==> v23 <==
==> flow/design.v (excerpt) <==
module AudDSP (
    input i_rst_n,
    input i_clk,
    input i_start,  
    input i_pause,  
    input [2:0] i_speed,
    input i_is_slow,
    input i_slow_mode,
    input i_daclrck,                
    input signed [15:0] i_sram_data,
    input [19:0] i_sram_stop_addr,  
    output signed [15:0] o_dac_data,
    output o_en,                    
    output o_is_pause,
    output [19:0] o_sram_addr
);
Settings: LEC_CHECK=0, ABC_AREA=1, CAP_MARGIN=20, CORE_MARGIN=2, CORE_UTILIZATION=72, CTS_CLUSTER_DIAMETER=248, CTS_CLUSTER_SIZE=96, PLACE_DENSITY=0.42, SLEW_MARGIN=20, TNS_END_PERCENT=15; clock period 49.7 ns.
run.sh (not shown) runs the stock make flow with config.mk's settings and CLKGATE_MAP_FILE=.
==> inputs of v27, as changes to v23 <==
Settings changed: CORE_ASPECT_RATIO set to 0.56, CTS_CLUSTER_DIAMETER 248 to 254, CTS_CLUSTER_SIZE 96 to 40, MAX_ROUTING_LAYER set to met4, PLACE_DENSITY 0.42 to unset, PLACE_DENSITY_LB_ADDON set to 0.2, TNS_END_PERCENT 15 to unset.
==> flow/constraint.sdc (replaced) <==
create_clock -name core_clock -period 48.7 [get_ports {i_clk}]
set_input_delay 9.7400 -clock core_clock [delete_from_list [all_inputs] [get_ports {i_clk}]]
set_output_delay 9.7400 -clock core_clock [all_outputs]
set_load 0.01 [all_outputs]
==> inputs of v4, as changes to v23 <==
Settings changed: CORE_UTILIZATION 72 to 52, CTS_CLUSTER_DIAMETER 248 to unset, CTS_CLUSTER_SIZE 96 to 97, PLACE_DENSITY 0.42 to unset, TNS_END_PERCENT 15 to 20.
==> flow/constraint.sdc (replaced) <==
create_clock -name core_clock -period 53.8 [get_ports {i_clk}]
set_input_delay 10.7600 -clock core_clock [delete_from_list [all_inputs] [get_ports {i_clk}]]
set_output_delay 10.7600 -clock core_clock [all_outputs]
set_load 0.01 [all_outputs]
==> results <==
quantity	v27	v4	v23
Outcome	aborted with a tool error	no timing/DRC/antenna violations	no timing/DRC/antenna violations
Failing step	global routing	-	-
Full die area	48200 sq um	66200 sq um	48100 sq um
Count of plain and timing-repair buffers	-	268	315
Area inside the core boundary	45300 sq um	63300 sq um	45600 sq um
R2R cell count	-	366	357
NumNets Final	-	6483	6529
Path category of the worst min-delay check	-	reg2reg	reg2reg
Via count	-	38000	41400
Reg-to-reg critical path startpoint	-	speed_r[0]	speed_r[0]
Layout multi-input combinational cell count	-	4742	4741
Number of cells in the design after placement	6732	6922	6677
Clock-pin transition on the worst setup and hold timing paths	-	80 ps	70 ps
Slowest-stage cell, CP	-	dfrtp_4	o21ai_0
Setup slack after layout	-	4260 ps	1410 ps
Total half-perimeter wirelength after legalization and detailed placement	92400 microns	88500 microns	83100 microns
Metal1 wirelength	-	49900 microns	42300 microns
Hold Path End	-	o_data_r[2]	o_data_r[14]
Summed area of non-filler cells in the final layout	-	36900 sq um	38000 sq um
Post-Route Hold Slack	-	510 ps	506 ps
Final tally of hold violations	-	0	0
Highest metal used	-	met4	met4
Final period utilization	-	0.921	0.972

* * *

==> run X <==
AudDSP again, from the RTL that the note above started with.
export LEC_CHECK = 0
export ABC_AREA = 1
export CAP_MARGIN = 0
export CORE_MARGIN = 2
export CORE_UTILIZATION = 71
export CTS_CLUSTER_DIAMETER = 44
export CTS_CLUSTER_SIZE = 31
export GPL_TIMING_DRIVEN = 1
export HOLD_SLACK_MARGIN = 0.3
export MAX_ROUTING_LAYER = met4
export PLACE_DENSITY_LB_ADDON = 0.2
export SETUP_SLACK_MARGIN = 5.0
export SLEW_MARGIN = 20
create_clock -name core_clock -period 50.1 [get_ports {i_clk}]
==> run A: changes against run X <==
Settings changed: ABC_AREA 1 to not set, CAP_MARGIN 0 to 20, CORE_ASPECT_RATIO set to 0.5, CORE_UTILIZATION 71 to 23, CTS_CLUSTER_DIAMETER 44 to not set, CTS_CLUSTER_SIZE 31 to not set, GPL_TIMING_DRIVEN 1 to not set, MAX_ROUTING_LAYER met4 to not set, PLACE_DENSITY_LB_ADDON 0.2 to not set, SETUP_SLACK_MARGIN 5.0 to not set, SLEW_MARGIN 20 to 5.
==> flow/constraint.sdc (replaced) <==
create_clock -name core_clock -period 100.0 [get_ports {i_clk}]
set_input_delay 20.0000 -clock core_clock [delete_from_list [all_inputs] [get_ports {i_clk}]]
set_output_delay 20.0000 -clock core_clock [all_outputs]
set_load 0.01 [all_outputs]
==> run G: changes against run X <==
Settings changed: CAP_MARGIN 0 to 20, CORE_UTILIZATION 71 to 64, CTS_CLUSTER_DIAMETER 44 to 376, CTS_CLUSTER_SIZE 31 to 100, GPL_TIMING_DRIVEN 1 to not set, HOLD_SLACK_MARGIN 0.3 to not set, MAX_ROUTING_LAYER met4 to not set, PLACE_DENSITY_LB_ADDON 0.2 to not set, SETUP_SLACK_MARGIN 5.0 to not set.
==> flow/constraint.sdc (replaced) <==
create_clock -name core_clock -period 67.0 [get_ports {i_clk}]
set_input_delay 13.4000 -clock core_clock [delete_from_list [all_inputs] [get_ports {i_clk}]]
set_output_delay 13.4000 -clock core_clock [all_outputs]
set_load 0.01 [all_outputs]
==> run E: changes against run X <==
Settings changed: ABC_AREA 1 to not set, CAP_MARGIN 0 to 20, CORE_UTILIZATION 71 to 45, CTS_CLUSTER_DIAMETER 44 to not set, CTS_CLUSTER_SIZE 31 to not set, GPL_TIMING_DRIVEN 1 to not set, HOLD_SLACK_MARGIN 0.3 to not set, MAX_ROUTING_LAYER met4 to not set, PLACE_DENSITY_LB_ADDON 0.2 to not set, SETUP_SLACK_MARGIN 5.0 to not set.
==> flow/constraint.sdc (replaced) <==
create_clock -name core_clock -period 48.7 [get_ports {i_clk}]
set_input_delay 9.7400 -clock core_clock [delete_from_list [all_inputs] [get_ports {i_clk}]]
set_output_delay 9.7400 -clock core_clock [all_outputs]
set_load 0.01 [all_outputs]
==> flow_summary.json <==
{
  "status": "complete, but fails checks",
  "finalSetupViolations": 16,
  "place_inst": 6372,
  "xor_share_pct": 8.15,
  "so_faults": "setup timing",
  "simple_gate_area_share_pct": 33.5,
  "fp.dieW_um": 253,
  "ys_sh_aoi_pct": 29.9,
  "worst_slack_ns": -13.87,
  "gr-usage-met1_pct": 45.0
}
# the run above: run E

==> flow_summary.json <==
{
  "status": "complete, no violations",
  "simple_gate_area_share_pct": 52.6,
  "xor_share_pct": 5.35,
  "nNonClkBuffers": 100,
  "ys_sh_aoi_pct": 10.5,
  "grt_max_degree": 44,
  "post-place-ws_ns": 3.80,
  "fp.dieW_um": 232,
  "worst_slack_ns": 6.56,
  "nFillCells": 4991,
  "place_inst": 6660,
  "holdCritPathClass": "flip-flop to flip-flop",
  "finalSetupViolations": 0,
  "fp-utilization_pct": 64.9
}
# the run above: run G

==> flow_summary.json <==
{
  "status": "complete, no violations",
  "xor_share_pct": 8.15,
  "finalSetupViolations": 0,
  "cp-start-kind": "flip-flop",
  "dieArea_um2": 124000,
  "ys_sh_aoi_pct": 29.9,
  "fp.dieW_um": 497,
  "worst_slack_ns": 14.10,
  "place_inst": 5533,
  "gr-usage-met1_pct": 19.4
}
# the run above: run A

==> flow_summary.json <==
{
  "status": "stopped before the end",
  "haltStage": "global routing (5_1_grt)",
  "firstError": "[ERROR GRT-0232] Routing congestion too high. Check the congestion heatmap in the GUI.",
  "place_inst": 6655,
  "xor_share_pct": 5.35,
  "synth.distinct_cells": 80,
  "netlist_top_cells_count": "1516 x nand2_1, 909 x inv_1, 755 x nor2_1",
  "edf_count": 0,
  "ys_sh_aoi_pct": 10.5,
  "fp.dieW_um": 221,
  "gr-usage-met1_pct": 86.8,
  "ys_top_logic_family": "simple AND/OR/NAND/NOR gates",
  "simple_gate_area_share_pct": 52.6,
  "clock-sinks": 84,
  "muxShareOfSynthArea_pct": 0.0300
}
# the run above: run X


* * *

==> inputs of wip/yarrow <==
AudDSP again, from the RTL that the note above started with.
Settings: LEC_CHECK=0, CAP_MARGIN=20, CORE_ASPECT_RATIO=0.5, CORE_MARGIN=2, CORE_UTILIZATION=23, SLEW_MARGIN=5; clock period 100.0 ns.
==> inputs of wip/tundra, as changes to wip/yarrow <==
--- a/flow/config.mk
+++ b/flow/config.mk
@@ -6,7 +6,11 @@
 export NUM_CORES = 4
 export LEC_CHECK = 0
+export ABC_AREA = 1
 export CAP_MARGIN = 20
 export CORE_ASPECT_RATIO = 0.5
 export CORE_MARGIN = 2
-export CORE_UTILIZATION = 23
-export SLEW_MARGIN = 5
+export CORE_UTILIZATION = 64
+export CTS_CLUSTER_DIAMETER = 376
+export CTS_CLUSTER_SIZE = 100
+export PLACE_DENSITY = 0.35
+export SLEW_MARGIN = 20
==> flow/constraint.sdc (replaced) <==
create_clock -name core_clock -period 53.6 [get_ports {i_clk}]
set_input_delay 10.7200 -clock core_clock [delete_from_list [all_inputs] [get_ports {i_clk}]]
set_output_delay 10.7200 -clock core_clock [all_outputs]
set_load 0.01 [all_outputs]
==> inputs of wip/quartz, as changes to wip/yarrow <==
--- a/flow/config.mk
+++ b/flow/config.mk
@@ -7,6 +7,7 @@
 export LEC_CHECK = 0
 export CAP_MARGIN = 20
-export CORE_ASPECT_RATIO = 0.5
+export CELL_PAD_IN_SITES_DETAIL_PLACEMENT = 2
 export CORE_MARGIN = 2
-export CORE_UTILIZATION = 23
-export SLEW_MARGIN = 5
+export CORE_UTILIZATION = 40
+export GPL_ROUTABILITY_DRIVEN = 0
+export SLEW_MARGIN = 35
==> inputs of wip/indigo, as changes to wip/yarrow <==
--- a/flow/config.mk
+++ b/flow/config.mk
@@ -6,7 +6,11 @@
 export NUM_CORES = 4
 export LEC_CHECK = 0
+export ABC_AREA = 1
 export CAP_MARGIN = 20
-export CORE_ASPECT_RATIO = 0.5
+export CORE_ASPECT_RATIO = 0.56
 export CORE_MARGIN = 2
-export CORE_UTILIZATION = 23
-export SLEW_MARGIN = 5
+export CORE_UTILIZATION = 72
+export CTS_CLUSTER_DIAMETER = 254
+export MAX_ROUTING_LAYER = met4
+export PLACE_DENSITY_LB_ADDON = 0.2
+export SLEW_MARGIN = 20
==> flow/constraint.sdc (replaced) <==
create_clock -name core_clock -period 50.5 [get_ports {i_clk}]
set_input_delay 10.1000 -clock core_clock [delete_from_list [all_inputs] [get_ports {i_clk}]]
set_output_delay 10.1000 -clock core_clock [all_outputs]
set_load 0.01 [all_outputs]
==> results <==
In count of clock-buffer cells in the layout, wip/tundra and wip/yarrow do not differ. Worst hold slack: wip/yarrow < wip/indigo < wip/tundra. Area after synthesis: wip/yarrow is lower than wip/indigo (16%). Synthesized cell count: wip/yarrow is smaller than wip/indigo (34%). wip/quartz ended with an error in 5_1_grt, error ODB-0269. wip/tundra ran to the end with no violations. wip/yarrow produced a clean layout. wip/indigo finished with setup timing left. Clock skew, lowest first: wip/tundra, wip/indigo, wip/yarrow. Routed wire length, highest first: wip/indigo, wip/tundra, wip/yarrow.
==> figures <==
| item | wip/quartz | wip/indigo | wip/tundra | wip/yarrow |
|---|---|---|---|---|
| Run status | aborted with a tool error | finished with violations | no timing/DRC/antenna violations | no timing/DRC/antenna violations |
| Stage where the flow stopped | 5_1_grt | - | - | - |
| Reasons for failing layout checks | - | setup timing | - | - |
| Flop Count | - | 84 | 84 | 84 |
| Total cell area reported by yosys after synthesis | 27,920 um2 | 33,390 um2 | 33,390 um2 | 27,920 um2 |
| Chip Height | 268.2 um | 165.1 um | 165.5 um | 250.4 um |
| CP peak stage delay | - | 0.50 ns | 0.48 ns | 0.77 ns |
| Hold worst-path end | - | is_pause_r | o_data_r[4] | o_data_r[14] |
| Setup_tns | - | -0.03242 ns | 0 ns | 0 ns |
| Crit path from | - | speed_r[0] | speed_r[0] | speed_r[0] |
| Worst max-slew margin expressed relative to the limit | - | 34.30% | 23.86% | 28.60% |
| Largest area class, layout | - | logic gates | logic gates | logic gates |
| Number of nets in the layout | - | 6,568 | 6,459 | 4,247 |
| Storage element area | - | 2110 um2 | 2110 um2 | 2106 um2 |
| Multi-In Gates | - | 4,742 | 4,742 | 3,542 |
| Cell type of the slowest stage on the worst timing path | - | sky130_fd_sc_hd__dfrtp_4 | sky130_fd_sc_hd__dfrtp_4 | sky130_fd_sc_hd__or4_1 |

* * *

==> job 4600 <==
==> flow/design.v <==
module AudDSP (
    input i_rst_n,
    input i_clk,
    input i_start,  
    input i_pause,  
    input [2:0] i_speed,
    input i_is_slow,
    input i_slow_mode,
    input i_daclrck,                
    input signed [15:0] i_sram_data,
    input [19:0] i_sram_stop_addr,  
    output signed [15:0] o_dac_data,
    output o_en,                    
    output o_is_pause,
    output [19:0] o_sram_addr
);
    localparam S_IDLE = 0;
    localparam S_PAUSE = 1;
    localparam S_PLAY = 2;
    localparam S_EMPTY = 3;
    reg [2:0] state_r, state_w;
    reg is_pause_r, is_pause_w;
    reg is_slow_r, is_slow_w;
    reg slow_mode_r, slow_mode_w;
    reg [2:0] speed_r, speed_w;
    reg [3:0] slow_counter_r, slow_counter_w;
    reg [1:0] get_data_counter_r, get_data_counter_w;
    reg [19:0] addr_r, addr_w;
    reg signed [15:0] sram_data_r, sram_data_w, sram_data_next_r, sram_data_next_w;
    reg [15:0] o_data_r, o_data_w;
    assign o_en = !i_daclrck;
    assign o_dac_data = o_data_r;
    assign o_sram_addr = addr_r;
    assign o_is_pause = is_pause_r;
    always @(*) begin
        state_w = state_r;
        case(state_r)
            S_IDLE: begin
                if(i_start)         state_w = S_PAUSE;
                else                state_w = S_IDLE;
            end
            S_PAUSE: begin
                if(!is_pause_r)     state_w = S_PLAY;
                else                state_w = S_PAUSE;
            end
            S_PLAY: begin
                if(is_pause_r)      state_w = S_PAUSE;
                else begin
                    if(!i_daclrck)  state_w = S_EMPTY;
                    else            state_w = S_PLAY;
                end
            end
            S_EMPTY: begin
                if(is_pause_r)      state_w = S_PAUSE;
                else begin
                    if(!i_daclrck)  state_w = S_EMPTY;
                    else            state_w = S_PLAY;
                end
            end
        endcase
    end
    always @(*) begin
        slow_counter_w = slow_counter_r;
        case(state_r)
            S_IDLE:     slow_counter_w = 0;
            S_PAUSE:    slow_counter_w = 0;
            S_PLAY: begin
                if(is_slow_r && !is_pause_r && i_daclrck) begin
                    if(slow_counter_r == speed_r)   slow_counter_w = 0;
                    else                            slow_counter_w = slow_counter_r + 1;
                end
            end
        endcase
    end
    always @(*) begin
        get_data_counter_w = get_data_counter_r;
        case(state_r)
            S_IDLE:     get_data_counter_w = 0;
            S_PAUSE:    get_data_counter_w = 0;
            S_PLAY: begin
                if(get_data_counter_r < 3)  get_data_counter_w = get_data_counter_r + 1;
            end
            S_EMPTY:    get_data_counter_w = 0;
        endcase
    end
    always @(*) begin
        is_pause_w = is_pause_r;
        case(state_r)
            S_IDLE:                 is_pause_w = 1;
            S_PAUSE: if(i_pause)    is_pause_w = 0;
            S_PLAY:  if(i_pause)    is_pause_w = 1;
            S_EMPTY: if(i_pause)    is_pause_w = 1;
        endcase
    end
    always @(*) begin
        is_slow_w = is_slow_r;
        slow_mode_w = slow_mode_r;
        speed_w = speed_r;
        case(state_r)
            S_IDLE: begin
                is_slow_w = 0;
                slow_mode_w = 0;
                speed_w = 0;
            end
            S_PAUSE: begin
                is_slow_w = i_is_slow;
                slow_mode_w = i_slow_mode;
                speed_w = i_speed;
            end
            S_PLAY: begin
                is_slow_w = is_slow_r;
                slow_mode_w = slow_mode_r;
                speed_w = speed_r;
            end
            S_EMPTY: begin
                is_slow_w = i_is_slow;
                slow_mode_w = i_slow_mode;
                speed_w = i_speed;
            end
        endcase
    end
    reg [20:0] temp_addr;      
    always @(*) begin
        addr_w = addr_r;
        temp_addr = addr_r;
        case(state_r)
            S_IDLE:     temp_addr = 0;
            S_PLAY: begin
                if(get_data_counter_r == 0) begin
                    if(is_slow_r) begin
                        if(slow_counter_r == 0)     temp_addr = addr_r + 1;
                    end
                    else                            temp_addr = addr_r + speed_r + 1;
                end
            end
        endcase
        if(temp_addr > i_sram_stop_addr)    addr_w = 0;
        else                                addr_w = temp_addr;
    end
    always @(*) begin
        sram_data_w = sram_data_r;
        sram_data_next_w = sram_data_next_r;
        case(state_r)
            S_IDLE: begin
                sram_data_w = 0;
                sram_data_next_w = 0;
            end
            S_PAUSE: begin
                sram_data_next_w = i_sram_data;
            end
            S_PLAY: begin
                if(get_data_counter_r == 2) begin
                    if(is_slow_r)begin           
                        if(slow_counter_r == 0) begin
                            sram_data_w = sram_data_next_r;
                            sram_data_next_w = i_sram_data;
                        end
                    end
                    else begin                   
                        sram_data_w = sram_data_next_r;
                        sram_data_next_w = i_sram_data;
                    end
                end
            end
        endcase
    end
    reg signed [16:0] diff;
    reg signed [20:0] diff_counter_prod;
    reg signed [20:0] diff_counter_prod_div_speed;
    always @(*) begin
        o_data_w = o_data_r;
        diff = 0;
        diff_counter_prod = 0;
        diff_counter_prod_div_speed = 0;
        case(state_r)
            S_IDLE: o_data_w = 0;
            S_PLAY: begin
                if(get_data_counter_r == 3) begin
                    if(is_slow_r) begin
                        if(slow_mode_r) begin
                            diff = $signed(sram_data_next_r) - $signed(sram_data_r);
                            diff_counter_prod = $signed(diff) * $signed({1'b0, slow_counter_r});
                            diff_counter_prod_div_speed = $signed($signed(diff_counter_prod) / $signed({1'b0, speed_r + 1}));
                            o_data_w = $signed($signed(sram_data_r) + $signed(diff_counter_prod_div_speed));
                        end
                        else o_data_w = sram_data_r;
                    end
                    else o_data_w = sram_data_r;
                end
            end
        endcase
    end
    always_ff @(posedge i_clk or negedge i_rst_n) begin
        if(!i_rst_n) begin
            state_r <= S_IDLE;
            is_pause_r <= 1;
            addr_r <= 0;
            speed_r <= 0;
            o_data_r <= 0;
            is_slow_r <= 0;
            slow_mode_r <= 0;
            sram_data_r <= 0;
            slow_counter_r <= 0;
            sram_data_next_r <= 0;
            get_data_counter_r <= 0;
        end
        else begin
            state_r <= state_w;
            is_pause_r <= is_pause_w;
            addr_r <= addr_w;
            speed_r <= i_speed;
            o_data_r <= o_data_w;
            is_slow_r <= i_is_slow;
            slow_mode_r <= i_slow_mode;
            sram_data_r <= sram_data_w;
            slow_counter_r <= slow_counter_w;
            sram_data_next_r <= sram_data_next_w;
            get_data_counter_r <= get_data_counter_w;
        end
    end
endmodule
==> flow/run.sh <==
#!/bin/bash
# the make line also repeats each setting of config.mk as NAME=value (left out here)
make -C /OpenROAD-flow-scripts/flow DESIGN_CONFIG=/design/flow/config.mk WORK_HOME=/design/flow/orfs CLKGATE_MAP_FILE= finish
==> flow/config.mk <==
export PLATFORM = sky130hd
export DESIGN_NAME = AudDSP
export DESIGN_NICKNAME = AudDSP
export VERILOG_FILES = /design/flow/design.v
export SDC_FILE = /design/flow/constraint.sdc
export NUM_CORES = 4
export LEC_CHECK = 0
export ABC_AREA = 1
export CAP_MARGIN = 20
export CORE_MARGIN = 2
export CORE_UTILIZATION = 71
export CTS_CLUSTER_DIAMETER = 298
export CTS_CLUSTER_SIZE = 50
export MAX_ROUTING_LAYER = met4
export PLACE_DENSITY = 0.66
export SETUP_SLACK_MARGIN = 5.0
export SLEW_MARGIN = 20
export TNS_END_PERCENT = 5
==> flow/constraint.sdc <==
create_clock -name core_clock -period 49.1 [get_ports {i_clk}]
set_input_delay 9.8200 -clock core_clock [delete_from_list [all_inputs] [get_ports {i_clk}]]
set_output_delay 9.8200 -clock core_clock [all_outputs]
set_load 0.01 [all_outputs]
==> job 5574 (differences from job 4600) <==
- CORE_UTILIZATION: 71 -> 58
- CTS_CLUSTER_DIAMETER: 298 -> 376
- CTS_CLUSTER_SIZE: 50 -> 100
- MAX_ROUTING_LAYER: met4 -> default
- PLACE_DENSITY: 0.66 -> default
- SETUP_SLACK_MARGIN: 5.0 -> default
==> flow/constraint.sdc (replaced) <==
create_clock -name core_clock -period 48.9 [get_ports {i_clk}]
set_input_delay 9.7800 -clock core_clock [delete_from_list [all_inputs] [get_ports {i_clk}]]
set_output_delay 9.7800 -clock core_clock [all_outputs]
set_load 0.01 [all_outputs]
==> results <==
Job 5574 ran to the end with no violations. Job 4600 failed in global routing (5_1_grt) (GRT-0232). In synthesized cell count, job 4600 and job 5574 do not differ. Between job 5574 and job 4600, the lower die area is in job 4600 (gap 22%, measured against job 4600). In area after synthesis, job 5574 and job 4600 do not differ.
==> figures <==
Core box area: job 4600 46,460 um^2; job 5574 56,600 um^2
Post-DP HPWL: job 4600 83,410 um; job 5574 86,900 um
Width of the die: job 4600 220.9 um; job 5574 243.9 um
Total die size: job 4600 48,770 um^2; job 5574 59,500 um^2
Row Count: job 4600 79; job 5574 87
Post-placement cell count: job 4600 6,704; job 5574 6,903
Initial cell density of the core: job 4600 71.87%; job 5574 58.98%
Cell area after placement: job 4600 36,010 um^2; job 5574 36,590 um^2
Result of the run: job 4600 aborted with a tool error; job 5574 finished clean
Stage where the flow stopped: job 4600 global routing (5_1_grt); job 5574 -
Buffers inserted by post-CTS timing repair: job 4600 215; job 5574 12
CTS resizes: job 4600 165; job 5574 14
Worst-case setup slack after placement: job 4600 -2080 ps; job 5574 -1906 ps
